**flow/run.sh**
```bash
#!/bin/bash
# the make line also repeats each setting of config.mk as NAME=value (left out here)
make -C /OpenROAD-flow-scripts/flow DESIGN_CONFIG=/design/flow/config.mk WORK_HOME=/design/flow/orfs CLKGATE_MAP_FILE= finish
```
**flow/config.mk**
```make
export PLATFORM = sky130hd
export DESIGN_NAME = maze
export DESIGN_NICKNAME = maze
export VERILOG_FILES = /design/flow/design.v
export SDC_FILE = /design/flow/constraint.sdc
export NUM_CORES = 4
export LEC_CHECK = 0
export ABC_AREA = 0
export CAP_MARGIN = 20
export CORE_MARGIN = 2
export CORE_UTILIZATION = 58
export GPL_TIMING_DRIVEN = 1
export SETUP_SLACK_MARGIN = -0.04
export SLEW_MARGIN = 20
```
**flow/constraint.sdc**
```tcl
create_clock -name core_clock -period 3.35 [get_ports {clk}]
set_input_delay 0.6700 -clock core_clock [delete_from_list [all_inputs] [get_ports {clk}]]
set_output_delay 0.6700 -clock core_clock [all_outputs]
set_load 0.01 [all_outputs]
```
**flow/design.v**
```verilog
module maze(clk, reset, start_i, row_i, action_o, coord_o);
    input clk,reset, start_i;
    input [15:0] row_i;
    output reg [1:0] action_o;
    output reg [5:0] coord_o;
    reg [1:0] map [64-1:0];
    reg [1:0] direction [64-1:0];
    (* fsm_encoding = "none" *) reg [1:0] state;
    reg [5:0] cnt;
    reg [5:0] START, END;
    reg [7:0] i;
    always @(posedge clk or posedge reset) begin
        if(reset) begin
            state <= 2'd0;
            action_o <= 2'b00;
        end
        else begin
            case (state)
                2'd0: begin
                   state <= start_i ? 2'd1 : 2'd0;
                   action_o <= start_i ? 2'b01 : 2'b00;
                   cnt <= 1'b0;
                   coord_o <= 6'b0; 
                end
                2'd1: begin
                    if(cnt!=8) begin
                        for(i = 0; i != 8; i = i + 1) begin
                            map[cnt + (i << 3)] <= row_i >> (14 - (i << 1)); 
                        end
                    end
                    else begin
                        START <= ((row_i[15:12]) << 3) + (row_i[11:8]);
                        END <= ((row_i[7:4]) << 3) + (row_i[3:0]);
                        state <= 2'd2;
                        action_o <= 2'b10;
                    end
                    cnt <= cnt + 1;
                end
                2'd2: begin
                    for (i = 0; i != 64; i = i + 1) begin
                        if(map[i] == 2'b11) begin
                            if(i < 56) begin
                                if(map[i+8] == 2'b00) begin
                                    map[i+8] <= 2'b11;
                                    direction[i+8] <= 2'b10;
                                end
                                if(map[i+8] == 2'b10) begin
                                    direction[i+8] <= 2'b10;
                                    state <= 2'd3;
                                    action_o <= 2'b11;
                                    coord_o  <= START;
                                end
                            end
                            if(i > 7) begin
                                if(map[i-8] == 2'b00) begin
                                    map[i-8] <= 2'b11;
                                    direction[i-8] <= 2'b11;
                                end
                                if(map[i-8] == 2'b10) begin
                                    direction[i-8] <= 2'b11;
                                    state <= 2'd3;
                                    action_o <= 2'b11;
                                    coord_o  <= START;
                                end
                            end
                            if(i[2:0] != 0) begin
                                if(map[i-1] == 2'b00) begin
                                    map[i-1] <= 2'b11;
                                    direction[i-1] <= 2'b01;
                                end
                                if(map[i-1] == 2'b10) begin
                                    direction[i-1] <= 2'b01;
                                    state <= 2'd3;
                                    action_o <= 2'b11;
                                    coord_o  <= START;
                                end
                            end
                            if(i[2:0] != 7) begin
                                if(map[i+1] == 2'b00) begin
                                    map[i+1] <= 2'b11;
                                    direction[i+1] <= 2'b00;
                                end
                                if(map[i+1] == 2'b10) begin
                                    direction[i+1] <= 2'b00;
                                    state <= 2'd3;
                                    action_o <= 2'b11;
                                    coord_o  <= START;
                                end
                            end
                            map[i] <= 2'b01;
                        end
                    end
                end
                2'd3: begin
                    if(coord_o != END) begin
                        if(direction[coord_o] == 2'b00) begin
                            coord_o <= coord_o - 1;
                        end
                        else if(direction[coord_o] == 2'b01) begin
                            coord_o <= coord_o + 1;
                        end
                        else if(direction[coord_o] == 2'b10) begin
                            coord_o <= coord_o - 8;
                        end
                        else if(direction[coord_o] == 2'b11) begin
                            coord_o <= coord_o + 8;
                        end
                    end
                    else begin
                        action_o <= 2'b00;
                        state <= 2'd0;
                    end
                end
                default: begin
                end
            endcase
        end
    end
endmodule
```
==> impl_metrics.json, run 1 <==
{
  "powerSeq_uw": 6970,
  "warnings": 43,
  "clkSinkCount": 284,
  "crit_cells": 10,
  "crit_path_cell_trace": "inv_1 -> ha_2 -> buf_4 -> and3b_1 -> nand2_2 -> a211oi_1 -> a21oi_1 -> a211oi_1 -> a211oi_1 -> o41ai_2",
  "synthMuxAreaShare_pct": 6.80,
  "finalHoldViolCount": 0,
  "cp_common_cell": "a211oi_1",
  "ant_nets": 0,
  "p_per_area_nw_per_um2": 937,
  "chip_area_sq_um": 50000,
  "ys_sh_simple_pct": 22.3,
  "clock_latency_ps": 590,
  "grt_max_degree": 166,
  "synthTopCellsByArea": "edfxtp_1 30%, a21oi_1 8.7%, nor2_1 8.4%",
  "avgRoutedWirePerCell_microns": 30.9,
  "end_kind": "flop",
  "top_logic_kind": "AND-OR/OR-AND gates",
  "vias": 34500,
  "synthToLayoutAreaGrowth_pct": 14.6,
  "nNetsFinal": 3835,
  "ys_types": 76,
  "most_common_cell": "nor2_1",
  "antenna_found_initial": 6,
  "adder_share_pct": 0.939,
  "synth_area_leader_cell": "edfxtp_1",
  "crit_start": "cnt[0]$_SDFFCE_PN0P_",
  "cp-start-kind": "flop",
  "worst_ep_required_time_ps": 3660,
  "slowest_delay_ps": 520,
  "crit_slowest_cell": "o41ai_2",
  "pwr-share-clk_pct": 14.4,
  "crit_path_max_fanout": 10,
  "fin_crit_ps": 3360,
  "yosys.area_share.aoi_pct": 32.9,
  "fp_nets": 3775,
  "hold_end": "action_o[0]$_DFFE_PP0P_",
  "setup_tns_ps": -14.6,
  "edf_count": 280,
  "syn_avg_cell_area_sq_um": 7.49,
  "yosysWarnings": 3,
  "cts_tree": "built",
  "cp.arrival_ps": 3680,
  "xor_share_pct": 0.590,
  "run_status": "failed layout checks",
  "whs_path_depth": 1,
  "yosys-top-cells-count": "625 x nor2_1, 487 x a21oi_1, 308 x nand2_1",
  "maxSlewViolCount": 0,
  "powerClk_uw": 4310,
  "drtIter0Drc": 7676,
  "seqPwrFrac_pct": 23.2,
  "ys_seq_share_pct": 30.4,
  "cp-endpoint": "map[36][0]$_DFFE_PP_",
  "ff2ff_setup_slack_ps": -10,
  "root_buffer": "clkbuf_16",
  "synth_chip_area_sq_um": 28000,
  "worstHoldPathType": "reg2reg",
  "period_used_pct": 100,
  "netlist_area_sq_um": 28000,
  "hpwl_microns": 99800,
  "drv_cap": 0,
  "whs_ps": 511,
  "final_util_pct": 67.3,
  "regToRegStartpoint": "cnt[0]$_SDFFCE_PN0P_",
  "clock_path_buffers": 3,
  "core_area_sq_um": 47600,
  "grt_pass1_vias": 30800,
  "syn_inst": 3735,
  "grt_first_pass_wirelength_microns": 197000,
  "p_int_uw": 14600,
  "num_rows": 80,
  "numPortBuffers": 26,
  "clk_pin_slew_ps": 60,
  "max_freq_ghz": 0.297,
  "die_h_microns": 224,
  "swShare_pct": 51.5,
  "so_faults": "negative setup slack",
  "r2r_cells": 10,
  "netlist.area_leader.share_pct": 30.1,
  "critical_path_buf_inv_count": 2,
  "fin_area_sq_um": 32100,
  "switching_power_uw": 15500,
  "hp-start": "action_o[0]$_DFFE_PP0P_",
  "ys.flops": 284,
  "routed_wirelength_microns": 137000,
  "skew_ps": 20.4,
  "die_w_microns": 224,
  "worst_pin_slew_ps": 982,
  "place_area_sq_um": 30600,
  "slew_headroom_pct": 34.1,
  "htreeDepth": 2,
  "gp_congestion": 1.12,
  "comb_power_share_pct": 62.4,
  "ys.flop_type": "edfxtp_1",
  "fp_util_pct": 58.7,
  "ios": 27,
  "track_usage_pct": 52.5,
  "p_leak_uw": 0.0121,
  "peakVddDrop_mv": 0.975,
  "fin_ws_ps": -12.7,
  "numCtsBuffers": 36,
  "drt_first_pass_iters": 11,
  "maxPowerGroup": "combinational cells",
  "overflow": 0,
  "ys_cells": 3735,
  "setup_viol_count_final": 2,
  "avgViaCountPerCell": 7.76,
  "p_comb_uw": 18800,
  "critical_path_class": "reg2reg",
  "r2r_end": "map[36][0]$_DFFE_PP_",
  "synth-async-reset-ratio_pct": 1.41,
  "crit_family": "AND-OR/OR-AND gates",
  "drc_errors": 0
}
area by class of cell:
| class | instances | area (sq um) |
|---|---|---|
| clock inverters | 21 | 300 |
| well taps | 615 | 769 |
| diodes | 3 | 7.51 |
| clock buffers | 42 | 945 |
| repair buffers | 374 | 3220 |
| fillers | 4070 | 15600 |
| multi-input cells | 3012 | 18000 |
| inverters | 87 | 327 |
| flip-flops and latches | 284 | 8510 |
metal layers:
metal	part of all wire (%)	global-route usage (%)
met1	35	68.8
met2	39	72.4
met3	19	21.6
met4	8.1	30.1
met5	0.043	0
repair_timing:
action | in CTS | in global routing
hold buffers | 0 | 0
resized | 4 | 33
setup buffers | 0 | 10
endpoints found under the setup margin | 4 | 59
gates cloned | 0 | 0
pin swaps | 0 | 6
metrics by stage:
stage	total power (uW)	setup slack [ps]	std cells
2_1_floorplan	16700	38.8	3735
3_3_place_gp	23600	-98.6	4362
3_5_place_dp	24000	-216	4362
4_1_cts	28300	-37.3	4425
5_1_grt	30600	-138	4436
6_report	30000	-12.7	4438
==> run 2: changes to the inputs <==
- ABC_AREA: 0 -> not set
- CAP_MARGIN: 20 -> 35
- CELL_PAD_IN_SITES_DETAIL_PLACEMENT: not set -> 1
- CORE_UTILIZATION: 58 -> 63
- GPL_TIMING_DRIVEN: 1 -> not set
- SETUP_SLACK_MARGIN: -0.04 -> 0.46
- clock period: 3.35 -> 3.7 ns (I/O delays scaled with it)
==> impl_metrics.json, run 2 <==
{
  "place_area_sq_um": 29300,
  "yosysWarnings": 3,
  "synth_chip_area_sq_um": 28000,
  "num_rows": 77,
  "numPortBuffers": 26,
  "fp_nets": 3775,
  "error_line": "[ERROR DPL-0033] detailed placement checks failed during check placement.",
  "yosys-top-cells-count": "625 x nor2_1, 487 x a21oi_1, 308 x nand2_1",
  "ys.flop_type": "edfxtp_1",
  "syn_avg_cell_area_sq_um": 7.49,
  "die_w_microns": 215,
  "core_area_sq_um": 44000,
  "ys_types": 76,
  "stop_stage": "4_1_cts",
  "fp_util_pct": 63.5,
  "gp_congestion": 1.12,
  "ys_sh_simple_pct": 22.3,
  "run_status": "aborted with a tool error",
  "synth-async-reset-ratio_pct": 1.41,
  "top_logic_kind": "AND-OR/OR-AND gates",
  "synthMuxAreaShare_pct": 6.80,
  "ys_seq_share_pct": 30.4,
  "die_h_microns": 215,
  "ys_cells": 3735,
  "synthTopCellsByArea": "edfxtp_1 30%, a21oi_1 8.7%, nor2_1 8.4%",
  "ys.flops": 284,
  "yosys.area_share.aoi_pct": 32.9,
  "xor_share_pct": 0.590,
  "edf_count": 280,
  "hpwl_microns": 120000,
  "adder_share_pct": 0.939,
  "netlist_area_sq_um": 28000,
  "ios": 27,
  "pre_cts_slack_ps": -266,
  "netlist.area_leader.share_pct": 30.1,
  "most_common_cell": "nor2_1",
  "synth_area_leader_cell": "edfxtp_1",
  "syn_inst": 3735,
  "chip_area_sq_um": 46100
}
## run 2: through the flow
step                      instances  TNS (ps)  util (%)
after detailed placement       4181      -646      66.5
after global placement         4180         0      66.5
after floorplan                3735         0         -
==> run 3: changes to the inputs <==
- CAP_MARGIN: 35 -> 20
- CELL_PAD_IN_SITES_DETAIL_PLACEMENT: 1 -> not set
- CORE_UTILIZATION: 63 -> 9
- SETUP_SLACK_MARGIN: 0.46 -> not set
- clock period: 3.7 -> 3.82 ns (I/O delays scaled with it)
==> impl_metrics.json, run 3 <==
{
  "post-cts-setup-buffers": 0,
  "yosys.area_share.aoi_pct": 32.9,
  "switching_power_uw": 12700,
  "avgViaCountPerCell": 3.96,
  "drtIter0Drc": 4950,
  "grt_max_degree": 171,
  "syn_avg_cell_area_sq_um": 7.49,
  "place_inst": 7755,
  "clkSinkCount": 284,
  "warnings": 41,
  "comb_power_share_pct": 60.8,
  "fin_crit_ps": 3570,
  "layout.area.comb_sq_um": 17800,
  "max_freq_ghz": 0.280,
  "synthMuxAreaShare_pct": 6.80,
  "hold_end": "action_o[0]$_DFFE_PP0P_",
  "ys.flop_type": "edfxtp_1",
  "drv_cap": 0,
  "setup_viol_count_final": 0,
  "die_w_microns": 562,
  "critical_path_class": "reg2reg",
  "swShare_pct": 52.0,
  "powerSeq_uw": 6230,
  "fillers": 35600,
  "track_usage_pct": 8.04,
  "crit_path_cell_trace": "inv_1 -> ha_1 -> buf_4 -> and3_1 -> a31oi_1 -> o22ai_1 -> a2111oi_0 -> buf_4 -> a41o_1 -> mux2i_1 -> nand3_1 -> a32o_1",
  "synthTopCellsByArea": "edfxtp_1 30%, a21oi_1 8.7%, nor2_1 8.4%",
  "p_per_area_nw_per_um2": 697,
  "drc_errors": 0,
  "cp-endpoint": "coord_o[3]$_DFFE_PP_",
  "worstHoldPathType": "reg2reg",
  "crit_family": "AND-OR/OR-AND gates",
  "gp_congestion": 1.02,
  "fp_util_pct": 9.05,
  "peakVddDrop_mv": 0.490,
  "crit_start": "coord_o[1]$_DFFE_PP_",
  "numPortBuffers": 26,
  "num_rows": 204,
  "hold_buffers": 0,
  "slowest_delay_ps": 450,
  "clock_path_buffers": 3,
  "die_h_microns": 562,
  "fin_area_sq_um": 35100,
  "clock_latency_ps": 570,
  "maxPowerGroup": "combinational cells",
  "hpwl_microns": 98400,
  "powerClk_uw": 3370,
  "core_area_sq_um": 309000,
  "finalPower_uw": 24500,
  "htreeDepth": 2,
  "numCtsBuffers": 35,
  "synth_area_leader_cell": "edfxtp_1",
  "whs_path_depth": 1,
  "ys_seq_share_pct": 30.4,
  "seqPwrFrac_pct": 25.4,
  "pwr-share-clk_pct": 13.8,
  "worst_ep_required_time_ps": 4140,
  "run_status": "no timing/DRC/antenna violations",
  "crit_cells": 12,
  "netlist_area_sq_um": 28000,
  "fp_nets": 3775,
  "chip_area_sq_um": 315000,
  "skew_ps": 38.0,
  "ys_cells": 3735,
  "synth_chip_area_sq_um": 28000,
  "finalHoldViolCount": 0,
  "ff2ff_setup_slack_ps": 250,
  "final_util_pct": 11.4,
  "syn_inst": 3735,
  "p_comb_uw": 14900,
  "cp.arrival_ps": 3900,
  "cts_resized": 0,
  "setup_tns_ps": 0,
  "flop_area_sq_um": 8510,
  "p_leak_uw": 0.0114,
  "ant_nets": 0,
  "grt_pass1_vias": 27700,
  "regToRegStartpoint": "coord_o[1]$_DFFE_PP_",
  "clk_pin_slew_ps": 60,
  "top_logic_kind": "AND-OR/OR-AND gates",
  "hp-start": "action_o[0]$_DFFE_PP0P_",
  "antenna_found_initial": 6,
  "slew_headroom_pct": 22.2,
  "netlist.area_leader.share_pct": 30.1,
  "grt_first_pass_wirelength_microns": 196000,
  "p_int_uw": 11700,
  "most_common_cell": "nor2_1",
  "drt_first_pass_iters": 8,
  "cp-start-kind": "flop",
  "post_layout_nonfiller_instances": 7819,
  "ys.flops": 284,
  "critical_path_buf_inv_count": 3,
  "crit_slowest_cell": "a2111oi_0",
  "synth-async-reset-ratio_pct": 1.41,
  "r2r_end": "coord_o[3]$_DFFE_PP_",
  "ys_types": 76,
  "worst_pin_slew_ps": 1170,
  "yosys-top-cells-count": "625 x nor2_1, 487 x a21oi_1, 308 x nand2_1",
  "nNetsFinal": 3712,
  "period_used_pct": 93.6,
  "ios": 27,
  "root_buffer": "clkbuf_16",
  "avgRoutedWirePerCell_microns": 17.1,
  "grt_setup_unrepaired": "false",
  "cp_common_cell": "buf_4",
  "synthToLayoutAreaGrowth_pct": 25.6,
  "ys_sh_simple_pct": 22.3,
  "edf_count": 280,
  "yosysWarnings": 3,
  "overflow": 0,
  "place_area_sq_um": 34000,
  "r2r_cells": 12,
  "vias": 31000,
  "maxSlewViolCount": 0,
  "end_kind": "flop",
  "cts_tree": "built",
  "routed_wirelength_microns": 134000,
  "crit_path_max_fanout": 20,
  "adder_share_pct": 0.939,
  "xor_share_pct": 0.590
}
run 3: final cells by class:
cell class,count,area share (%)
Clock inverter,24,0.570
Clock buffer,39,2.60
Antenna cell,1,0.00712
Sequential cell,284,24.2
Timing Repair Buffer,252,6.30
Inverter,87,0.929
Tap cell,4120,14.7
Multi-Input combinational cell,3012,50.7
run 3: per-layer routing:
layer | wire length (microns) | up-vias | part of all wire [%] | track usage [%]
met1 | 54200 | 14400 | 41 | 11.0
met2 | 55800 | 2205 | 42 | 11.9
met3 | 16600 | 397 | 12 | 1.86
met4 | 7050 | 10 | 5.3 | 3.63
li1 | - | 13900 | - | -
met5 | 58 | - | 0.043 | 0
run 3: through the flow:
stage | hold slack (ps) | setup slack, ps
after floorplan | 531 | 509
after global placement | 488 | 347
after detailed placement | 492 | 312
after CTS | 506 | 294
after global routing | 522 | 54.1
final | 501 | 246
==> run 4: changes to the inputs <==
- ABC_AREA: not set -> 1
- CORE_UTILIZATION: 9 -> 39
- GPL_TIMING_DRIVEN: not set -> 0
- PLACE_DENSITY: not set -> 0.66
- SETUP_SLACK_MARGIN: not set -> 0.38
- clock period: 3.82 -> 4.97 ns (I/O delays scaled with it)
==> impl_metrics.json, run 4 <==
{
  "run_status": "no timing/DRC/antenna violations",
  "overflow": 0,
  "finalHoldViolCount": 0,
  "grt_setup_unrepaired": "true",
  "hpwl_microns": 147000,
  "ios": 27,
  "hold_end": "direction[51][0]$_DFFE_PP_",
  "cp-start-kind": "input pin",
  "avgViaCountPerCell": 6.71,
  "root_buffer": "clkbuf_16",
  "crit_family": "buffers and inverters",
  "crit_path_cell_trace": "clkdlybuf4s50_1 -> clkbuf_1 -> inv_1 -> clkbuf_1 -> clkbuf_1 -> o21ai_0 -> o21ai_1 -> nand2_1",
  "p_int_uw": 7970,
  "r2r_end": "map[5][1]$_DFFE_PP_",
  "grt_pass1_vias": 32900,
  "cp_common_cell": "clkbuf_1",
  "powerClk_uw": 2230,
  "fp_nets": 4486,
  "ff2ff_setup_slack_ps": 280,
  "numPortBuffers": 26,
  "hp-start": "direction[51][0]$_DFFE_PP_",
  "clk_pin_slew_ps": 60,
  "syn_avg_cell_area_sq_um": 6.29,
  "synth_chip_area_sq_um": 28000,
  "yosys.area_share.aoi_pct": 31.2,
  "htreeDepth": 1,
  "maxPowerGroup": "combinational cells",
  "cp.arrival_ps": 5120,
  "core_area_sq_um": 71200,
  "synth-async-reset-ratio_pct": 1.41,
  "drc_errors": 0,
  "warnings": 39,
  "track_usage_pct": 50.4,
  "vias": 37000,
  "edf_count": 280,
  "adder_share_pct": 0.940,
  "num_rows": 98,
  "synthToLayoutAreaGrowth_pct": 9.76,
  "whs_path_depth": 2,
  "comb_power_share_pct": 66.3,
  "ys_cells": 4446,
  "clkSinkCount": 284,
  "fillers": 7642,
  "slowest_delay_ps": 970,
  "cp-endpoint": "map[56][1]$_DFFE_PP_",
  "synth_area_leader_cell": "edfxtp_1",
  "regToRegStartpoint": "cnt[3]$_SDFFCE_PN0P_",
  "antenna_found_initial": 38,
  "ys_types": 51,
  "crit_start": "row_i[3]",
  "drt_first_pass_iters": 9,
  "clock_path_buffers": 3,
  "fin_crit_ps": 4790,
  "clock_latency_ps": 630,
  "drtIter0Drc": 5938,
  "die_w_microns": 272,
  "powerSeq_uw": 4560,
  "critical_path_buf_inv_count": 5,
  "finalPower_uw": 20100,
  "nNetsFinal": 4555,
  "gp_congestion": 1.14,
  "synthMuxAreaShare_pct": 0.0358,
  "netlist.area_leader.share_pct": 30.1,
  "r2r_cells": 15,
  "swShare_pct": 60.4,
  "netlist_area_sq_um": 28000,
  "skew_ps": 32.4,
  "die_h_microns": 272,
  "cts_tree": "built",
  "ys_seq_share_pct": 30.4,
  "ys.flops": 284,
  "xor_share_pct": 0.188,
  "maxSlewViolCount": 0,
  "top_logic_kind": "AND-OR/OR-AND gates",
  "switching_power_uw": 12100,
  "chip_area_sq_um": 73900,
  "fp_util_pct": 39.3,
  "grt_max_degree": 44,
  "p_leak_uw": 0.0128,
  "ant_nets": 0,
  "peakVddDrop_mv": 0.443,
  "post-cts-setup-buffers": 0,
  "ys.flop_type": "edfxtp_1",
  "crit_path_max_fanout": 10,
  "drv_cap": 0,
  "hold_buffers": 0,
  "slew_headroom_pct": 4.98,
  "avgRoutedWirePerCell_microns": 35.1,
  "max_freq_ghz": 0.209,
  "most_common_cell": "nand2_1",
  "setup_viol_count_final": 0,
  "end_kind": "flop",
  "pwr-share-clk_pct": 11.1,
  "period_used_pct": 96.4,
  "p_comb_uw": 13300,
  "p_per_area_nw_per_um2": 655,
  "crit_cells": 8,
  "worst_pin_slew_ps": 1430,
  "ys_sh_simple_pct": 27.8,
  "worstHoldPathType": "reg2reg",
  "routed_wirelength_microns": 194000,
  "yosysWarnings": 3,
  "seqPwrFrac_pct": 22.7,
  "synthTopCellsByArea": "edfxtp_1 30%, nand2_1 15%, o21ai_0 12%",
  "yosys-top-cells-count": "1103 x nand2_1, 664 x o21ai_0, 546 x nor2_1",
  "grt_first_pass_wirelength_microns": 260000,
  "syn_inst": 4446,
  "critical_path_class": "in2reg",
  "worst_ep_required_time_ps": 5300,
  "whs_ps": 566,
  "crit_slowest_cell": "clkbuf_1",
  "numCtsBuffers": 31
}
[run 4: what timing repair did]
action,4_1_cts,5_1_grt
resized,5,17
hold endpoints to repair,0,0
endpoints found under the setup margin,4,18
[run 4: metrics by stage]
step	area, sq um	setup slack (ps)	TNS [ps]	std cells	utilization [%]
floorplan	28000	910	0	4446	-
global placement	29400	-2440	-233420	5422	41.3
detailed placement	29600	-374	-1450	5431	41.6
CTS	30600	440	0	5488	42.9
global route	30600	319	0	5493	43.0
finish	30700	181	0	5515	43.1
[run 4: routing by layer]
layer  wire length [microns]  vias to the layer above  part of all wire, %  track usage, %
li1                        -                    15700                    -               -
met5                     223                        -                 0.12           0.834
met2                   79500                     3262                   41            73.9
met3                   26900                      959                   14            16.7
met4                   20900                       30                   11            45.3
met1                   66100                    17100                   34            58.3
[run 4: final cells by class]
class	count	area, sq um	area share [%]
buffer	197	862	2.81
tap	950	1190	3.87
timing repair buffer	36	400	1.30
clock buffer	43	821	2.67
inverter	483	1820	5.92
sequential	284	8510	27.7
clock inverter	14	86.3	0.281
antenna	26	65.1	0.212
multi-input combinational	3482	16900	55.2
==> run 5: changes to the inputs <==
- CELL_PAD_IN_SITES_GLOBAL_PLACEMENT: not set -> 1
- CORE_ASPECT_RATIO: not set -> 0.95
- CTS_CLUSTER_DIAMETER: not set -> 81
- MAX_ROUTING_LAYER: not set -> met4
- PLACE_DENSITY: 0.66 -> not set
- SLEW_MARGIN: 20 -> 5
- TNS_END_PERCENT: not set -> 45
==> impl_metrics.json, run 5 <==
{
  "run_status": "failed layout checks",
  "so_faults": "negative setup slack",
  "adder_share_pct": 0.940,
  "avgViaCountPerCell": 6.64,
  "fin_crit_ps": 5050,
  "synthToLayoutAreaGrowth_pct": 12.0,
  "whs_path_depth": 2,
  "critical_path_buf_inv_count": 5,
  "slew_headroom_pct": 6.59,
  "ff2ff_setup_slack_ps": 40,
  "flop_area_sq_um": 8510,
  "layout.area.comb_sq_um": 16900,
  "maxSlewViolCount": 0,
  "crit_family": "buffers and inverters",
  "clock_path_buffers": 3,
  "die_w_microns": 279,
  "fp_util_pct": 39.5,
  "worst_ep_required_time_ps": 5380,
  "vias": 36700,
  "numPortBuffers": 26,
  "ys_types": 51,
  "warnings": 42,
  "ys_sh_simple_pct": 27.8,
  "synth-async-reset-ratio_pct": 1.41,
  "nNetsFinal": 4603,
  "pwr-share-clk_pct": 12.3,
  "slowest_delay_ps": 720,
  "overflow": 0,
  "numCtsBuffers": 37,
  "synth_chip_area_sq_um": 28000,
  "fin_area_sq_um": 31300,
  "chip_area_sq_um": 73900,
  "fp_nets": 4486,
  "seqPwrFrac_pct": 22.2,
  "cp_common_cell": "clkbuf_1",
  "synthMuxAreaShare_pct": 0.0358,
  "xor_share_pct": 0.188,
  "syn_avg_cell_area_sq_um": 6.29,
  "most_common_cell": "nand2_1",
  "drt_first_pass_iters": 9,
  "crit_slowest_cell": "clkbuf_1",
  "worst_pin_slew_ps": 1400,
  "crit_cells": 10,
  "hp-start": "direction[36][0]$_DFFE_PP_",
  "ys.flops": 284,
  "peakVddDrop_mv": 0.288,
  "cp-start-kind": "input pin",
  "ios": 27,
  "ys.flop_type": "edfxtp_1",
  "root_buffer": "clkbuf_16",
  "drtIter0Drc": 6650,
  "gp_congestion": 1.13,
  "hold_buffers": 0,
  "crit_path_max_fanout": 10,
  "antenna_found_initial": 17,
  "setup_viol_count_final": 1,
  "period_used_pct": 102,
  "cp-endpoint": "map[3][0]$_DFFE_PP_",
  "crit_path_cell_trace": "clkdlybuf4s50_1 -> clkbuf_1 -> buf_8 -> clkinv_1 -> clkbuf_1 -> o21ai_0 -> o21ai_1 -> o211ai_1 -> nand3_1 -> a21oi_1",
  "grt_max_degree": 50,
  "worstHoldPathType": "reg2reg",
  "powerSeq_uw": 4530,
  "clk_pin_slew_ps": 60,
  "crit_start": "row_i[8]",
  "fin_ws_ps": -81.0,
  "finalHoldViolCount": 0,
  "cp.arrival_ps": 5460,
  "clock_latency_ps": 580,
  "r2r_cells": 11,
  "fillers": 7781,
  "skew_ps": 24.9,
  "clkSinkCount": 284,
  "drc_errors": 0,
  "comb_power_share_pct": 65.5,
  "yosys-top-cells-count": "1103 x nand2_1, 664 x o21ai_0, 546 x nor2_1",
  "netlist.area_leader.share_pct": 30.1,
  "avgRoutedWirePerCell_microns": 34.6,
  "critical_path_class": "in2reg",
  "yosys.area_share.aoi_pct": 31.2,
  "synthTopCellsByArea": "edfxtp_1 30%, nand2_1 15%, o21ai_0 12%",
  "netlist_area_sq_um": 28000,
  "r2r_end": "map[24][0]$_DFFE_PP_",
  "synth_area_leader_cell": "edfxtp_1",
  "max_freq_ghz": 0.198,
  "hold_end": "direction[36][0]$_DFFE_PP_",
  "p_int_uw": 8330,
  "regToRegStartpoint": "cnt[5]$_SDFFCE_PN0P_",
  "grt_setup_unrepaired": "true",
  "p_leak_uw": 0.0130,
  "switching_power_uw": 12100,
  "top_logic_kind": "AND-OR/OR-AND gates",
  "powerClk_uw": 2520,
  "yosysWarnings": 3,
  "htreeDepth": 2,
  "cts_tree": "built",
  "maxPowerGroup": "combinational cells",
  "swShare_pct": 59.2,
  "routed_wirelength_microns": 191000,
  "ys_cells": 4446,
  "hpwl_microns": 148000,
  "setup_tns_ps": -81.0,
  "p_comb_uw": 13400,
  "syn_inst": 4446,
  "grt_first_pass_wirelength_microns": 258000,
  "die_h_microns": 265,
  "track_usage_pct": 51.7,
  "core_area_sq_um": 70800,
  "grt_pass1_vias": 32300,
  "drv_cap": 0,
  "num_rows": 95,
  "p_per_area_nw_per_um2": 652,
  "edf_count": 280,
  "place_area_sq_um": 30000,
  "ys_seq_share_pct": 30.4,
  "end_kind": "flop",
  "ant_nets": 0
}
-- run 5: routing by layer --
metal | track usage [%] | vias up | share of wire, %
met3 | 16.6 | 893 | 14
li1 | - | 15800 | -
met1 | 61.7 | 17000 | 36
met5 | - | - | 0
met4 | 41.1 | 0 | 10
met2 | 71.2 | 3051 | 39
-- run 5: repair_timing --
action,in CTS,in global routing
buffers inserted,0,3
pin swaps,0,1
endpoints found under the setup margin,8,59
gates cloned,0,0
resized,3,22
-- run 5: area by class of cell --
| cell class | instances | share of cell area, % |
|---|---|---|
| antenna | 19 | 0.152 |
| buffer | 197 | 2.61 |
| clock buffer | 46 | 3.06 |
| multi-input combinational | 3482 | 54.1 |
| sequential | 284 | 27.2 |
| inverter | 483 | 5.80 |
| timing repair buffer | 78 | 3.10 |
| tap | 921 | 3.68 |
| clock inverter | 19 | 0.375 |
-- run 5: through the flow --
step                setup slack [ps]  cells  total power, uW  hold WS, ps  utilization, %
detailed placement              -276   5436            17000          551            42.4
CTS                              299   5501            19500          570            43.9
finish                         -81.0   5529            20400          576            44.2
floorplan                        910   4446            11300          512               -
global route                     261   5524            21000          599            44.2
global placement               -3260   5393            16800          546            41.5
==> run 6: changes to the inputs <==
- ABC_AREA: 1 -> not set
- CELL_PAD_IN_SITES_GLOBAL_PLACEMENT: 1 -> not set
- CORE_ASPECT_RATIO: 0.95 -> not set
- CORE_UTILIZATION: 39 -> 40
- CTS_CLUSTER_DIAMETER: 81 -> not set
- GPL_TIMING_DRIVEN: 0 -> not set
- MAX_ROUTING_LAYER: met4 -> not set
- SETUP_SLACK_MARGIN: 0.38 -> 1.04
- SLEW_MARGIN: 5 -> 20
- TNS_END_PERCENT: 45 -> not set
- clock period: 4.97 -> 3.63 ns (I/O delays scaled with it)
==> impl_metrics.json, run 6 <==
{
  "run_status": "no timing/DRC/antenna violations",
  "fillers": 6038,
  "crit_start": "coord_o[1]$_DFFE_PP_",
  "drt_first_pass_iters": 7,
  "core_area_sq_um": 68900,
  "peakVddDrop_mv": 0.607,
  "vias": 34900,
  "maxPowerGroup": "combinational cells",
  "synth-async-reset-ratio_pct": 1.41,
  "slew_headroom_pct": 29.9,
  "edf_count": 280,
  "regToRegStartpoint": "coord_o[1]$_DFFE_PP_",
  "hp-start": "action_o[0]$_DFFE_PP0P_",
  "p_per_area_nw_per_um2": 863,
  "root_buffer": "clkbuf_16",
  "yosys.area_share.aoi_pct": 32.9,
  "num_rows": 96,
  "ys_sh_simple_pct": 22.3,
  "ys_cells": 3735,
  "htreeDepth": 2,
  "p_leak_uw": 0.0150,
  "maxSlewViolCount": 0,
  "chip_area_sq_um": 72100,
  "clk_pin_slew_ps": 60,
  "powerSeq_uw": 6320,
  "ios": 27,
  "clock_path_buffers": 3,
  "switching_power_uw": 17000,
  "numCtsBuffers": 37,
  "whs_path_depth": 1,
  "max_freq_ghz": 0.322,
  "top_logic_kind": "AND-OR/OR-AND gates",
  "cp-endpoint": "coord_o[2]$_DFFE_PP_",
  "warnings": 43,
  "ys_seq_share_pct": 30.4,
  "p_int_uw": 17200,
  "ys_types": 76,
  "pre_cts_slack_ps": 313,
  "fin_crit_ps": 3100,
  "crit_path_max_fanout": 5,
  "finalHoldViolCount": 0,
  "clock_latency_ps": 590,
  "cts_tree": "built",
  "routed_wirelength_microns": 151000,
  "avgRoutedWirePerCell_microns": 29.8,
  "numPortBuffers": 26,
  "skew_ps": 43.6,
  "fp_nets": 3775,
  "synthMuxAreaShare_pct": 6.80,
  "fin_ws_ps": 528,
  "synthToLayoutAreaGrowth_pct": 41.6,
  "worstHoldPathType": "reg2reg",
  "cp.arrival_ps": 3410,
  "r2r_end": "coord_o[2]$_DFFE_PP_",
  "setup_tns_ps": 0,
  "antenna_found_initial": 2,
  "overflow": 0,
  "synth_area_leader_cell": "edfxtp_1",
  "critical_path_class": "reg2reg",
  "grt_setup_unrepaired": "true",
  "ys.flop_type": "edfxtp_1",
  "crit_family": "AND-OR/OR-AND gates",
  "comb_power_share_pct": 70.1,
  "crit_cells": 13,
  "critical_path_buf_inv_count": 4,
  "clkSinkCount": 284,
  "nNetsFinal": 4159,
  "synthTopCellsByArea": "edfxtp_1 30%, a21oi_1 8.7%, nor2_1 8.4%",
  "synth_chip_area_sq_um": 28000,
  "powerClk_uw": 3890,
  "drv_cap": 0,
  "grt_max_degree": 182,
  "swShare_pct": 49.8,
  "crit_slowest_cell": "edfxtp_1",
  "die_w_microns": 268,
  "n_antenna_cell": 0,
  "netlist_area_sq_um": 28000,
  "period_used_pct": 85.4,
  "ys.flops": 284,
  "setup_viol_count_final": 0,
  "syn_avg_cell_area_sq_um": 7.49,
  "r2r_cells": 13,
  "worst_ep_required_time_ps": 3930,
  "avgViaCountPerCell": 6.88,
  "pwr-share-clk_pct": 11.4,
  "xor_share_pct": 0.590,
  "drtIter0Drc": 6506,
  "grt_first_pass_wirelength_microns": 214000,
  "grt_pass1_vias": 30800,
  "gp_congestion": 1.09,
  "cp-start-kind": "flop",
  "die_h_microns": 268,
  "worst_pin_slew_ps": 1050,
  "syn_inst": 3735,
  "whs_ps": 500,
  "hpwl_microns": 101000,
  "most_common_cell": "nor2_1",
  "fp_util_pct": 40.6,
  "seqPwrFrac_pct": 18.5,
  "end_kind": "flop",
  "crit_path_cell_trace": "buf_6 -> ha_4 -> buf_4 -> nand3_2 -> o211a_1 -> a31oi_2 -> a2111oi_2 -> buf_4 -> a41o_4 -> buf_6 -> mux2i_4 -> xnor2_2 -> o2bb2ai_1",
  "yosys-top-cells-count": "625 x nor2_1, 487 x a21oi_1, 308 x nand2_1",
  "adder_share_pct": 0.939,
  "track_usage_pct": 39.9,
  "p_comb_uw": 24000,
  "ant_nets": 0,
  "yosysWarnings": 3,
  "slowest_delay_ps": 450,
  "drc_errors": 0,
  "hold_buffers": 0,
  "netlist.area_leader.share_pct": 30.1,
  "ff2ff_setup_slack_ps": 530,
  "hold_end": "action_o[0]$_DFFE_PP0P_"
}
run 6: timing repair:
item                       CTS  global route
setup buffers              336            84
setup endpoints to repair  281           261
pin swaps                  258           256
gates cloned                 9             2
gates resized              411           308
run 6: layout make-up:
class / count / area (sq um) / area share [%]
clock inverter: 18 / 220 / 0.556
timing repair buffer: 695 / 6800 / 17.2
multi-input combinational: 3014 / 21600 / 54.4
sequential: 284 / 8510 / 21.5
tap: 931 / 1160 / 2.94
inverter: 87 / 344 / 0.869
clock buffer: 50 / 1020 / 2.56
run 6: through the flow:
stage               cell area [sq um]  util [%]  total power [uW]  std cells
CTS                             37500      54.3             31300       4993
finish                          39600      57.5             34200       5079
global route                    39600      57.5             35000       5079
global placement                31300      45.4             22700       4580
detailed placement              31300      45.4             22700       4580
floorplan                       29400         -             16800       3735
run 6: routing by layer:
layer  up-vias  share of wire, %  track usage, %
met2      3053                40            56.3
met3       686                14            11.5
li1      14800                 -               -
met1     16400                39            56.0
met5         -             0.012               0
met4         2               6.6            18.2
==> run 7: changes to the inputs <==
- CORE_UTILIZATION: 40 -> 70
- CTS_CLUSTER_DIAMETER: not set -> 353
- CTS_CLUSTER_SIZE: not set -> 35
- MAX_ROUTING_LAYER: not set -> met4
- SETUP_SLACK_MARGIN: 1.04 -> 0.86
- clock period: 3.63 -> 3.02 ns (I/O delays scaled with it)
==> impl_metrics.json, run 7 <==
{
  "run_status": "aborted with a tool error",
  "stop_stage": "5_1_grt",
  "error_line": "[ERROR GRT-0116] Global routing finished with congestion. Check the congestion regions in the DRC Viewer.",
  "overflow": 15,
  "ys.flop_type": "edfxtp_1",
  "netlist.area_leader.share_pct": 30.1,
  "syn_inst": 3735,
  "die_w_microns": 204,
  "synthTopCellsByArea": "edfxtp_1 30%, a21oi_1 8.7%, nor2_1 8.4%",
  "top_logic_kind": "AND-OR/OR-AND gates",
  "pre_cts_slack_ps": -262,
  "edf_count": 280,
  "ys_sh_simple_pct": 22.3,
  "ios": 27,
  "syn_avg_cell_area_sq_um": 7.49,
  "clkSinkCount": 284,
  "gp_congestion": 1.36,
  "synthMuxAreaShare_pct": 6.80,
  "num_rows": 73,
  "synth-async-reset-ratio_pct": 1.41,
  "htreeDepth": 1,
  "xor_share_pct": 0.590,
  "track_usage_pct": 82.9,
  "die_h_microns": 204,
  "fp_nets": 3775,
  "yosysWarnings": 3,
  "synth_area_leader_cell": "edfxtp_1",
  "netlist_area_sq_um": 28000,
  "core_area_sq_um": 39500,
  "fp_util_pct": 70.7,
  "synth_chip_area_sq_um": 28000,
  "ys_cells": 3735,
  "hpwl_microns": 97800,
  "ys_types": 76,
  "ys.flops": 284,
  "numCtsBuffers": 12,
  "yosys.area_share.aoi_pct": 32.9,
  "chip_area_sq_um": 41600,
  "clock_path_buffers": 3,
  "root_buffer": "clkbuf_16",
  "yosys-top-cells-count": "625 x nor2_1, 487 x a21oi_1, 308 x nand2_1",
  "most_common_cell": "nor2_1",
  "place_inst": 4416,
  "adder_share_pct": 0.939,
  "numPortBuffers": 26,
  "hold_buffers": 0,
  "ys_seq_share_pct": 30.4
}
==> run 7: metrics by stage <==
| step | hold WS, ps | area [sq um] | utilization (%) |
|---|---|---|---|
| 2_1_floorplan | 407 | 29400 | - |
| 3_3_place_gp | 476 | 32500 | 82.2 |
| 3_5_place_dp | 487 | 32500 | 82.2 |
| 4_1_cts | 446 | 35500 | 89.9 |
==> run 7: routing by layer <==
layer | global-route usage (%) | overflow
met1 | 85.4 | 2
met3 | 68.6 | 5
met5 | - | -
met4 | 76.5 | 5
met2 | 94.0 | 3
==> run 7: timing repair <==
action	in CTS
buffers inserted	152
gates resized	284
cloned	7
pin swaps	161
endpoints found under the setup margin	291
==> run 8: changes to the inputs <==
- ABC_AREA: not set -> 1
- CELL_PAD_IN_SITES_DETAIL_PLACEMENT: not set -> 2
- CELL_PAD_IN_SITES_GLOBAL_PLACEMENT: not set -> 3
- CORE_ASPECT_RATIO: not set -> 1.57
- CORE_MARGIN: 2 -> 4
- CORE_UTILIZATION: 70 -> 72
- CTS_CLUSTER_DIAMETER: 353 -> 139
- CTS_CLUSTER_SIZE: 35 -> 79
- GPL_TIMING_DRIVEN: not set -> 1
- HOLD_SLACK_MARGIN: not set -> -0.02
- MAX_ROUTING_LAYER: met4 -> met5
- MIN_ROUTING_LAYER: not set -> met2
- PLACE_DENSITY_LB_ADDON: not set -> 0.25
- SETUP_SLACK_MARGIN: 0.86 -> not set
- SLEW_MARGIN: 20 -> 40
- clock period: 3.02 -> 6.21 ns (I/O delays scaled with it)
==> impl_metrics.json, run 8 <==
{
  "run_status": "aborted with a tool error",
  "stop_stage": "3_1_place_gp_skip_io",
  "error_line": "[ERROR FLW-0024] Place density exceeds 1.0 (current PLACE_DENSITY_LB_ADDON =  0.25). Please check if the value of  PLACE_DENSITY_LB_ADDON is between 0 and 0.99.",
  "yosysWarnings": 3,
  "die_w_microns": 165,
  "top_logic_kind": "AND-OR/OR-AND gates",
  "synthTopCellsByArea": "edfxtp_1 30%, nand2_1 15%, o21ai_0 12%",
  "fp_nets": 4486,
  "ys.flops": 284,
  "core_area_sq_um": 38400,
  "num_rows": 90,
  "ys_seq_share_pct": 30.4,
  "yosys-top-cells-count": "1103 x nand2_1, 664 x o21ai_0, 546 x nor2_1",
  "chip_area_sq_um": 42100,
  "syn_avg_cell_area_sq_um": 6.29,
  "syn_inst": 4446,
  "die_h_microns": 255,
  "ys_types": 51,
  "ys_sh_simple_pct": 27.8,
  "netlist_area_sq_um": 28000,
  "netlist.area_leader.share_pct": 30.1,
  "adder_share_pct": 0.940,
  "synth-async-reset-ratio_pct": 1.41,
  "xor_share_pct": 0.188,
  "yosys.area_share.aoi_pct": 31.2,
  "synth_chip_area_sq_um": 28000,
  "ys_cells": 4446,
  "edf_count": 280,
  "fp_util_pct": 72.8,
  "most_common_cell": "nand2_1",
  "synth_area_leader_cell": "edfxtp_1",
  "ys.flop_type": "edfxtp_1",
  "synthMuxAreaShare_pct": 0.0358
}
==> run 9: changes to the inputs <==
- CELL_PAD_IN_SITES_DETAIL_PLACEMENT: 2 -> 1
- CELL_PAD_IN_SITES_GLOBAL_PLACEMENT: 3 -> 1
- CORE_ASPECT_RATIO: 1.57 -> 0.95
- CORE_MARGIN: 4 -> 3
- CORE_UTILIZATION: 72 -> 39
- CTS_CLUSTER_DIAMETER: 139 -> 81
- CTS_CLUSTER_SIZE: 79 -> 92
- GPL_ROUTABILITY_DRIVEN: not set -> 0
- GPL_TIMING_DRIVEN: 1 -> 0
- HOLD_SLACK_MARGIN: -0.02 -> not set
- MAX_ROUTING_LAYER: met5 -> met4
- MIN_ROUTING_LAYER: met2 -> not set
- PLACE_DENSITY_LB_ADDON: 0.25 -> 0.23
- SLEW_MARGIN: 40 -> 5
- TNS_END_PERCENT: not set -> 45
- clock period: 6.21 -> 4.97 ns (I/O delays scaled with it)
==> impl_metrics.json, run 9 <==
{
  "die_h_microns": 267,
  "clock_path_buffers": 3,
  "fin_crit_ps": 5210,
  "period_used_pct": 105,
  "overflow": 0,
  "ant_nets": 0,
  "netlist_area_sq_um": 28000,
  "ff2ff_setup_slack_ps": -100,
  "switching_power_uw": 12000,
  "crit_cells": 9,
  "ys_types": 51,
  "drv_cap": 0,
  "p_leak_uw": 0.0127,
  "finalHoldViolCount": 0,
  "run_status": "failed layout checks",
  "edf_count": 280,
  "setup_tns_ps": -563,
  "comb_power_share_pct": 66.1,
  "peakVddDrop_mv": 0.259,
  "numPortBuffers": 26,
  "max_freq_ghz": 0.192,
  "pwr-share-clk_pct": 10.9,
  "antenna_found_initial": 18,
  "swShare_pct": 60.5,
  "clk_pin_slew_ps": 80,
  "wl_met3_microns": 29400,
  "synthTopCellsByArea": "edfxtp_1 30%, nand2_1 15%, o21ai_0 12%",
  "wl_met2_microns": 69700,
  "hp-start": "direction[36][0]$_DFFE_PP_",
  "numCtsBuffers": 25,
  "clkSinkCount": 284,
  "synthMuxAreaShare_pct": 0.0358,
  "powerClk_uw": 2170,
  "drt-met1-wl_microns": 63300,
  "final_util_pct": 43.3,
  "ys_seq_share_pct": 30.4,
  "routed_wirelength_microns": 182000,
  "fillers": 9568,
  "cp-start-kind": "input pin",
  "htreeDepth": 1,
  "worst_pin_slew_ps": 1380,
  "avgRoutedWirePerCell_microns": 33.2,
  "root_buffer": "clkbuf_16",
  "clock_latency_ps": 590,
  "whs_path_depth": 2,
  "warnings": 38,
  "crit_start": "row_i[8]",
  "core_area_sq_um": 70800,
  "pre_cts_slack_ps": -387,
  "syn_inst": 4446,
  "ys_sh_simple_pct": 27.8,
  "grt_max_degree": 44,
  "avgViaCountPerCell": 6.91,
  "r2r_end": "map[19][1]$_DFFE_PP_",
  "grt_setup_unrepaired": "false",
  "syn_avg_cell_area_sq_um": 6.29,
  "end_kind": "flop",
  "yosys-top-cells-count": "1103 x nand2_1, 664 x o21ai_0, 546 x nor2_1",
  "most_common_cell": "nand2_1",
  "post-cts-setup-buffers": 0,
  "hold_buffers": 0,
  "crit_path_max_fanout": 10,
  "cts_resized": 0,
  "p_int_uw": 7850,
  "hpwl_microns": 139000,
  "drc_errors": 0,
  "track_usage_pct": 48.3,
  "ios": 27,
  "skew_ps": 24.4,
  "so_faults": "negative setup slack",
  "synth_area_leader_cell": "edfxtp_1",
  "fp_nets": 4486,
  "yosysWarnings": 3,
  "ys.flop_type": "edfxtp_1",
  "vias": 37900,
  "worst_ep_required_time_ps": 5310,
  "hold_end": "direction[36][0]$_DFFE_PP_",
  "crit_path_cell_trace": "clkdlybuf4s50_1 -> clkdlybuf4s15_1 -> clkinvlp_4 -> clkbuf_1 -> o21ai_0 -> o21ai_1 -> o211ai_1 -> nand3_1 -> a21oi_1",
  "adder_share_pct": 0.940,
  "regToRegStartpoint": "cnt[3]$_SDFFCE_PN0P_",
  "chip_area_sq_um": 75000,
  "cp.arrival_ps": 5550,
  "fin_ws_ps": -241,
  "grt_pass1_vias": 34500,
  "powerSeq_uw": 4560,
  "cp-endpoint": "map[3][0]$_DFFE_PP_",
  "xor_share_pct": 0.188,
  "p_per_area_nw_per_um2": 648,
  "slowest_delay_ps": 850,
  "grt_first_pass_wirelength_microns": 252000,
  "yosys.area_share.aoi_pct": 31.2,
  "ys_cells": 4446,
  "cts_tree": "built",
  "nNetsFinal": 4563,
  "seqPwrFrac_pct": 23.0,
  "maxSlewViolCount": 0,
  "dr.max_layer_used": "met4",
  "synth_chip_area_sq_um": 28000,
  "drtIter0Drc": 6778,
  "fp_util_pct": 39.5,
  "crit_family": "buffers and inverters",
  "slew_headroom_pct": 7.90,
  "crit_slowest_cell": "clkdlybuf4s15_1",
  "synthToLayoutAreaGrowth_pct": 9.57,
  "whs_ps": 576,
  "netlist.area_leader.share_pct": 30.1,
  "die_w_microns": 281,
  "maxPowerGroup": "combinational cells",
  "p_comb_uw": 13100,
  "drt_first_pass_iters": 10,
  "ys.flops": 284,
  "setup_viol_count_final": 4,
  "r2r_cells": 19,
  "critical_path_class": "in2reg",
  "worstHoldPathType": "reg2reg",
  "num_rows": 95,
  "synth-async-reset-ratio_pct": 1.41,
  "top_logic_kind": "AND-OR/OR-AND gates",
  "finalPower_uw": 19900,
  "critical_path_buf_inv_count": 4
}
run 9: area by class of cell:
class | count | area [sq um] | share of cell area (%)
multi-input cells | 3482 | 16900 | 55.0
flip-flops and latches | 284 | 8510 | 27.8
inverters | 483 | 1820 | 5.93
well taps | 921 | 1150 | 3.76
plain buffers | 197 | 815 | 2.66
clock buffers | 26 | 629 | 2.05
repair buffers | 50 | 569 | 1.86
clock inverters | 18 | 225 | 0.735
diodes | 23 | 57.6 | 0.188
run 9: per-layer routing:
metal / vias up / GRT usage [%]
li1: 15700 / -
met1: 17800 / 55.8
met2: 3305 / 63.9
met3: 1124 / 20.8
met4: 0 / 40.4
met5: - / -
run 9: metrics by stage:
stage / cells / cell area (sq um)
global route: 5476 / 30600
floorplan: 4446 / 28000
CTS: 5450 / 30400
detailed placement: 5406 / 29600
finish: 5484 / 30600
global placement: 5393 / 29400
==> run 10: changes to the inputs <==
- CELL_PAD_IN_SITES_DETAIL_PLACEMENT: 1 -> 0
- CELL_PAD_IN_SITES_GLOBAL_PLACEMENT: 1 -> 3
- CORE_ASPECT_RATIO: 0.95 -> 1.57
- CORE_MARGIN: 3 -> 2
- CORE_UTILIZATION: 39 -> 72
- CTS_CLUSTER_DIAMETER: 81 -> 139
- CTS_CLUSTER_SIZE: 92 -> 79
- GPL_ROUTABILITY_DRIVEN: 0 -> not set
- HOLD_SLACK_MARGIN: not set -> -0.02
- MAX_ROUTING_LAYER: met4 -> met5
- MIN_ROUTING_LAYER: not set -> met2
- PLACE_DENSITY_LB_ADDON: 0.23 -> 0.25
- SLEW_MARGIN: 5 -> 40
- TNS_END_PERCENT: 45 -> not set
- clock period: 4.97 -> 6.21 ns (I/O delays scaled with it)
==> impl_metrics.json, run 10 <==
{
  "run_status": "aborted with a tool error",
  "stop_stage": "3_1_place_gp_skip_io",
  "error_line": "[ERROR FLW-0024] Place density exceeds 1.0 (current PLACE_DENSITY_LB_ADDON =  0.25). Please check if the value of  PLACE_DENSITY_LB_ADDON is between 0 and 0.99.",
  "edf_count": 280,
  "ys_seq_share_pct": 30.4,
  "ys_types": 51,
  "yosys.area_share.aoi_pct": 31.2,
  "die_h_microns": 251,
  "synth-async-reset-ratio_pct": 1.41,
  "netlist_area_sq_um": 28000,
  "most_common_cell": "nand2_1",
  "synth_area_leader_cell": "edfxtp_1",
  "netlist.area_leader.share_pct": 30.1,
  "num_rows": 90,
  "ys.flops": 284,
  "synth_chip_area_sq_um": 28000,
  "yosys-top-cells-count": "1103 x nand2_1, 664 x o21ai_0, 546 x nor2_1",
  "synthMuxAreaShare_pct": 0.0358,
  "chip_area_sq_um": 40500,
  "core_area_sq_um": 38400,
  "synthTopCellsByArea": "edfxtp_1 30%, nand2_1 15%, o21ai_0 12%",
  "ys.flop_type": "edfxtp_1",
  "syn_avg_cell_area_sq_um": 6.29,
  "fp_nets": 4486,
  "ys_sh_simple_pct": 27.8,
  "die_w_microns": 161,
  "yosysWarnings": 3,
  "syn_inst": 4446,
  "ys_cells": 4446,
  "top_logic_kind": "AND-OR/OR-AND gates",
  "adder_share_pct": 0.940,
  "fp_util_pct": 72.8,
  "xor_share_pct": 0.188
}
==> run 11: changes to the inputs <==
- ABC_AREA: 1 -> 0
- CAP_MARGIN: 20 -> 5
- CELL_PAD_IN_SITES_DETAIL_PLACEMENT: 0 -> not set
- CELL_PAD_IN_SITES_GLOBAL_PLACEMENT: 3 -> not set
- CORE_ASPECT_RATIO: 1.57 -> not set
- CORE_UTILIZATION: 72 -> 59
- CTS_CLUSTER_DIAMETER: 139 -> not set
- CTS_CLUSTER_SIZE: 79 -> 23
- HOLD_SLACK_MARGIN: -0.02 -> not set
- MAX_ROUTING_LAYER: met5 -> not set
- MIN_ROUTING_LAYER: met2 -> met1
- PLACE_DENSITY_LB_ADDON: 0.25 -> 0.3
- SLEW_MARGIN: 40 -> 5
- clock period: 6.21 -> 2.9 ns (I/O delays scaled with it)
==> impl_metrics.json, run 11 <==
{
  "root_buffer": "clkbuf_16",
  "pre_cts_slack_ps": -1910,
  "core_area_sq_um": 46700,
  "ys_types": 76,
  "most_common_cell": "nor2_1",
  "synth_area_leader_cell": "edfxtp_1",
  "gp_congestion": 1.41,
  "synth-async-reset-ratio_pct": 1.41,
  "num_rows": 79,
  "numPortBuffers": 22,
  "chip_area_sq_um": 49200,
  "die_w_microns": 222,
  "error_line": "[ERROR GRT-0116] Global routing finished with congestion. Check the congestion regions in the DRC Viewer.",
  "adder_share_pct": 0.939,
  "overflow": 502,
  "syn_avg_cell_area_sq_um": 7.49,
  "netlist.area_leader.share_pct": 30.1,
  "hpwl_microns": 126000,
  "clkSinkCount": 284,
  "place_inst": 4365,
  "syn_inst": 3735,
  "hold_buffers": 0,
  "fp_nets": 3775,
  "fp_util_pct": 60.0,
  "netlist_area_sq_um": 28000,
  "xor_share_pct": 0.590,
  "ys_sh_simple_pct": 22.3,
  "yosys-top-cells-count": "625 x nor2_1, 487 x a21oi_1, 308 x nand2_1",
  "ys.flop_type": "edfxtp_1",
  "run_status": "aborted with a tool error",
  "top_logic_kind": "AND-OR/OR-AND gates",
  "synthMuxAreaShare_pct": 6.80,
  "numCtsBuffers": 35,
  "ys.flops": 284,
  "synthTopCellsByArea": "edfxtp_1 30%, a21oi_1 8.7%, nor2_1 8.4%",
  "clock_path_buffers": 3,
  "die_h_microns": 222,
  "ys_seq_share_pct": 30.4,
  "yosysWarnings": 3,
  "track_usage_pct": 78.5,
  "edf_count": 280,
  "ios": 27,
  "ys_cells": 3735,
  "yosys.area_share.aoi_pct": 32.9,
  "htreeDepth": 2,
  "synth_chip_area_sq_um": 28000,
  "stop_stage": "5_1_grt"
}
## run 11: through the flow
| step | TNS [ps] | utilization [%] | area, sq um |
|---|---|---|---|
| 2_1_floorplan | -1050 | - | 28400 |
| 3_5_place_dp | -255330 | 62.9 | 29400 |
| 4_1_cts | -3080 | 76.0 | 35500 |
| 3_3_place_gp | -301810 | 62.9 | 29300 |
## run 11: metal layers
layer / GRT overflow / track usage (%)
met3: 16 / 62.3
met1: 3 / 83.2
met5: 1 / 24.1
met2: 257 / 93.2
met4: 225 / 74.1
## run 11: repair_timing
action,in CTS
cloned,11
hold endpoints to repair,0
setup endpoints to repair,363
gates resized,783
buffers inserted,193
pin swaps,279
==> run 12: changes to the inputs <==
- ABC_AREA: 0 -> 1
- CAP_MARGIN: 5 -> 0
- CORE_ASPECT_RATIO: not set -> 0.7
- CORE_UTILIZATION: 59 -> 72
- CTS_CLUSTER_DIAMETER: not set -> 396
- CTS_CLUSTER_SIZE: 23 -> 10
- GPL_TIMING_DRIVEN: 0 -> not set
- HOLD_SLACK_MARGIN: not set -> 0.29
- MIN_ROUTING_LAYER: met1 -> not set
- PLACE_DENSITY: not set -> 0.42
- PLACE_DENSITY_LB_ADDON: 0.3 -> not set
- SETUP_SLACK_MARGIN: not set -> 0.3
- SLEW_MARGIN: 5 -> 20
- TNS_END_PERCENT: not set -> 50
- clock period: 2.9 -> 1.01 ns (I/O delays scaled with it)
==> impl_metrics.json, run 12 <==
{
  "run_status": "aborted with a tool error",
  "stop_stage": "3_5_place_dp",
  "error_line": "[ERROR DPL-0038] Utilization greater than 100%, impossible to legalize",
  "edf_count": 280,
  "most_common_cell": "nand2_1",
  "die_w_microns": 240,
  "syn_inst": 4446,
  "ios": 27,
  "yosys-top-cells-count": "1103 x nand2_1, 664 x o21ai_0, 546 x nor2_1",
  "num_rows": 60,
  "ys_types": 51,
  "ys_cells": 4446,
  "ys.flops": 284,
  "fp_util_pct": 72.9,
  "synth_chip_area_sq_um": 28000,
  "die_h_microns": 169,
  "synth_area_leader_cell": "edfxtp_1",
  "synth-async-reset-ratio_pct": 1.41,
  "fp_nets": 4486,
  "numPortBuffers": 26,
  "netlist_area_sq_um": 28000,
  "top_logic_kind": "AND-OR/OR-AND gates",
  "ys_seq_share_pct": 30.4,
  "adder_share_pct": 0.940,
  "gp_congestion": 1.37,
  "xor_share_pct": 0.188,
  "synthTopCellsByArea": "edfxtp_1 30%, nand2_1 15%, o21ai_0 12%",
  "yosysWarnings": 3,
  "synthMuxAreaShare_pct": 0.0358,
  "syn_avg_cell_area_sq_um": 6.29,
  "core_area_sq_um": 38400,
  "netlist.area_leader.share_pct": 30.1,
  "ys.flop_type": "edfxtp_1",
  "ys_sh_simple_pct": 27.8,
  "chip_area_sq_um": 40500,
  "yosys.area_share.aoi_pct": 31.2
}
==> run 12: through the flow <==
stage          instance area [sq um]  worst slack (ps)
3_3_place_gp                   39500             -1800
2_1_floorplan                  28400             -1620
==> run 13: changes to the inputs <==
- ABC_AREA: 1 -> not set
- CAP_MARGIN: 0 -> 20
- CORE_ASPECT_RATIO: 0.7 -> not set
- CORE_UTILIZATION: 72 -> 61
- CTS_CLUSTER_DIAMETER: 396 -> 372
- CTS_CLUSTER_SIZE: 10 -> 22
- HOLD_SLACK_MARGIN: 0.29 -> not set
- MAX_ROUTING_LAYER: not set -> met4
- PLACE_DENSITY: 0.42 -> not set
- SETUP_SLACK_MARGIN: 0.3 -> 0.57
- TNS_END_PERCENT: 50 -> not set
- clock period: 1.01 -> 3.2 ns (I/O delays scaled with it)
==> impl_metrics.json, run 13 <==
{
  "yosysWarnings": 3,
  "clock_path_buffers": 3,
  "core_area_sq_um": 45300,
  "syn_avg_cell_area_sq_um": 7.49,
  "track_usage_pct": 79.5,
  "yosys-top-cells-count": "625 x nor2_1, 487 x a21oi_1, 308 x nand2_1",
  "ios": 27,
  "htreeDepth": 1,
  "ys_cells": 3735,
  "yosys.area_share.aoi_pct": 32.9,
  "chip_area_sq_um": 47600,
  "stop_stage": "5_1_grt",
  "run_status": "aborted with a tool error",
  "ys.flop_type": "edfxtp_1",
  "synthTopCellsByArea": "edfxtp_1 30%, a21oi_1 8.7%, nor2_1 8.4%",
  "most_common_cell": "nor2_1",
  "numPortBuffers": 26,
  "netlist.area_leader.share_pct": 30.1,
  "die_h_microns": 218,
  "fp_nets": 3775,
  "die_w_microns": 218,
  "synth_area_leader_cell": "edfxtp_1",
  "edf_count": 280,
  "overflow": 53,
  "synth-async-reset-ratio_pct": 1.41,
  "root_buffer": "clkbuf_16",
  "ys.flops": 284,
  "ys_sh_simple_pct": 22.3,
  "netlist_area_sq_um": 28000,
  "ys_seq_share_pct": 30.4,
  "synthMuxAreaShare_pct": 6.80,
  "fp_util_pct": 61.8,
  "synth_chip_area_sq_um": 28000,
  "numCtsBuffers": 16,
  "num_rows": 78,
  "adder_share_pct": 0.939,
  "error_line": "[ERROR GRT-0232] Routing congestion too high. Check the congestion heatmap in the GUI.",
  "place_inst": 4358,
  "ys_types": 76,
  "hpwl_microns": 97900,
  "top_logic_kind": "AND-OR/OR-AND gates",
  "xor_share_pct": 0.590,
  "syn_inst": 3735,
  "gp_congestion": 1.19,
  "clkSinkCount": 284
}
-- run 13: what timing repair did --
item	CTS
hold buffers	0
buffers inserted	194
setup endpoints to repair	140
hold endpoints to repair	0
pin swaps	231
resized	306
gates cloned	10
-- run 13: per-layer routing --
metal  overflow  GRT usage [%]
met2         17           92.3
met1          6           82.2
met4         22           72.1
met5          -              -
met3          8           63.1
-- run 13: stage by stage --
step | setup TNS, ps | hold slack, ps | total power [uW] | instance area (sq um) | setup slack, ps
after floorplan | 0 | 420 | 19100 | 29400 | 228
after global placement | -220 | 475 | 25600 | 31600 | -72.9
after detailed placement | -354 | 494 | 26100 | 31600 | -115
after CTS | 0 | 433 | 32100 | 35200 | 178
==> run 14: changes to the inputs <==
- ABC_AREA: not set -> 0
- CAP_MARGIN: 20 -> 40
- CELL_PAD_IN_SITES_GLOBAL_PLACEMENT: not set -> 3
- CORE_UTILIZATION: 61 -> 19
- CTS_CLUSTER_DIAMETER: 372 -> 56
- CTS_CLUSTER_SIZE: 22 -> not set
- GPL_TIMING_DRIVEN: not set -> 1
- MAX_ROUTING_LAYER: met4 -> not set
- PLACE_DENSITY_LB_ADDON: not set -> 0.27
- SETUP_SLACK_MARGIN: 0.57 -> not set
- TNS_END_PERCENT: not set -> 95
- clock period: 3.2 -> 2.59 ns (I/O delays scaled with it)
==> impl_metrics.json, run 14 <==
{
  "pwr-share-clk_pct": 11.7,
  "antenna_found_initial": 4,
  "numPortBuffers": 26,
  "crit_path_cell_trace": "buf_6 -> ha_4 -> buf_6 -> nor2_4 -> buf_6 -> a22oi_2 -> nor3_2 -> a221oi_4 -> or3_4 -> a41o_4 -> mux2i_4 -> a21o_1 -> a32o_1",
  "grt.met2_usage_pct": 35.9,
  "crit_cells": 13,
  "avgRoutedWirePerCell_microns": 27.5,
  "avgViaCountPerCell": 5.15,
  "maxSlewViolCount": 0,
  "adder_share_pct": 0.939,
  "num_rows": 140,
  "synth_area_leader_cell": "edfxtp_1",
  "fp_util_pct": 19.2,
  "ant_nets": 0,
  "grt_pass1_vias": 33000,
  "synth-async-reset-ratio_pct": 1.41,
  "slew_headroom_pct": 36.0,
  "crit_slowest_cell": "edfxtp_1",
  "seqPwrFrac_pct": 15.7,
  "grt_setup_unrepaired": "true",
  "met3_usage_pct": 2.56,
  "hold_buffers": 0,
  "r2r_cells": 13,
  "routed_wirelength_microns": 186000,
  "crit_family": "AND-OR/OR-AND gates",
  "synthToLayoutAreaGrowth_pct": 67.6,
  "ys.flop_type": "edfxtp_1",
  "comb_power_share_pct": 72.6,
  "clock_path_buffers": 3,
  "grt_first_pass_wirelength_microns": 259000,
  "yosys.area_share.aoi_pct": 32.9,
  "ff2ff_setup_slack_ps": -510,
  "switching_power_uw": 25700,
  "cp-endpoint": "coord_o[3]$_DFFE_PP_",
  "netlist_area_sq_um": 28000,
  "die_h_microns": 388,
  "worstHoldPathType": "in2async",
  "ys_cells": 3735,
  "finalPower_uw": 53800,
  "setup_tns_ps": -37250,
  "cp_common_cell": "buf_6",
  "ys_seq_share_pct": 30.4,
  "worst_pin_slew_ps": 958,
  "powerClk_uw": 6320,
  "core_area_sq_um": 146000,
  "period_used_pct": 120,
  "ys_sh_simple_pct": 22.3,
  "die_w_microns": 388,
  "n_antenna_cell": 0,
  "xor_share_pct": 0.590,
  "worst_ep_required_time_ps": 2960,
  "cts_tree": "built",
  "setup_viol_count_final": 140,
  "p_leak_uw": 0.0185,
  "clock_latency_ps": 630,
  "synthMuxAreaShare_pct": 6.80,
  "crit_start": "coord_o[0]$_DFFE_PP_",
  "gp_congestion": 0.956,
  "drt_first_pass_iters": 6,
  "max_freq_ghz": 0.322,
  "edf_count": 280,
  "synth_chip_area_sq_um": 28000,
  "root_buffer": "clkbuf_16",
  "yosys-top-cells-count": "625 x nor2_1, 487 x a21oi_1, 308 x nand2_1",
  "ios": 27,
  "skew_ps": 34.8,
  "numCtsBuffers": 46,
  "grt-busiest-layer": "met2",
  "top_logic_kind": "AND-OR/OR-AND gates",
  "clk_pin_slew_ps": 60,
  "netlist.area_leader.share_pct": 30.1,
  "cp.arrival_ps": 3470,
  "fin_crit_ps": 3100,
  "place_area_sq_um": 40300,
  "hpwl_microns": 147000,
  "yosysWarnings": 3,
  "ys.flops": 284,
  "fin_area_sq_um": 46900,
  "crit_path_max_fanout": 7,
  "syn_avg_cell_area_sq_um": 7.49,
  "grt_max_degree": 75,
  "htreeDepth": 2,
  "warnings": 41,
  "run_status": "failed layout checks",
  "drc_errors": 0,
  "regToRegStartpoint": "coord_o[0]$_DFFE_PP_",
  "critical_path_class": "reg2reg",
  "ys_types": 76,
  "drv_cap": 0,
  "swShare_pct": 47.8,
  "p_int_uw": 28100,
  "syn_inst": 3735,
  "most_common_cell": "nor2_1",
  "peakVddDrop_mv": 0.735,
  "nNetsFinal": 4844,
  "p_comb_uw": 39100,
  "so_faults": "negative setup slack",
  "p_per_area_nw_per_um2": 1150,
  "end_kind": "flop",
  "use_met1_pct": 35.2,
  "maxPowerGroup": "combinational cells",
  "vias": 34800,
  "fp_nets": 3775,
  "place_inst": 6521,
  "finalHoldViolCount": 0,
  "r2r_end": "coord_o[3]$_DFFE_PP_",
  "track_usage_pct": 23.6,
  "overflow": 0,
  "synthTopCellsByArea": "edfxtp_1 30%, a21oi_1 8.7%, nor2_1 8.4%",
  "critical_path_buf_inv_count": 3,
  "cp-start-kind": "flop",
  "slowest_delay_ps": 430,
  "post_layout_nonfiller_instances": 6757,
  "fin_ws_ps": -512,
  "clkSinkCount": 284,
  "powerSeq_uw": 8440,
  "drtIter0Drc": 3110,
  "chip_area_sq_um": 150000
}
run 14: timing repair:
item                                    CTS  global route
buffers inserted                         94            91
endpoints found under the setup margin  249           269
resized                                 324           444
gates cloned                              3             2
pin swaps                               174           294
endpoints found under the hold margin     0             0
run 14: through the flow:
step	util (%)	hold slack, ps	setup WS [ps]
final	32.1	313	-512
after global routing	32.1	307	-602
after CTS	30.4	240	-425
after detailed placement	27.6	496	-871
after global placement	27.6	506	-1010
after floorplan	-	298	-382
run 14: area by class of cell:
type | count | area [sq um]
fill | 15500 | 99000
multi-input combinational | 3012 | 21900
timing repair buffer | 1373 | 12200
sequential | 284 | 8510
tap | 1917 | 2400
clock buffer | 61 | 1240
inverter | 87 | 335
clock inverter | 23 | 292
run 14: layer usage:
metal  wire length [microns]  vias up
li1                        -    16200
met3                   10000      214
met2                   80000     1139
met1                   90200    17200
met5                       0        -
met4                    5910        0
Power figures rest on the tool's default switching activity, not on a simulated workload.
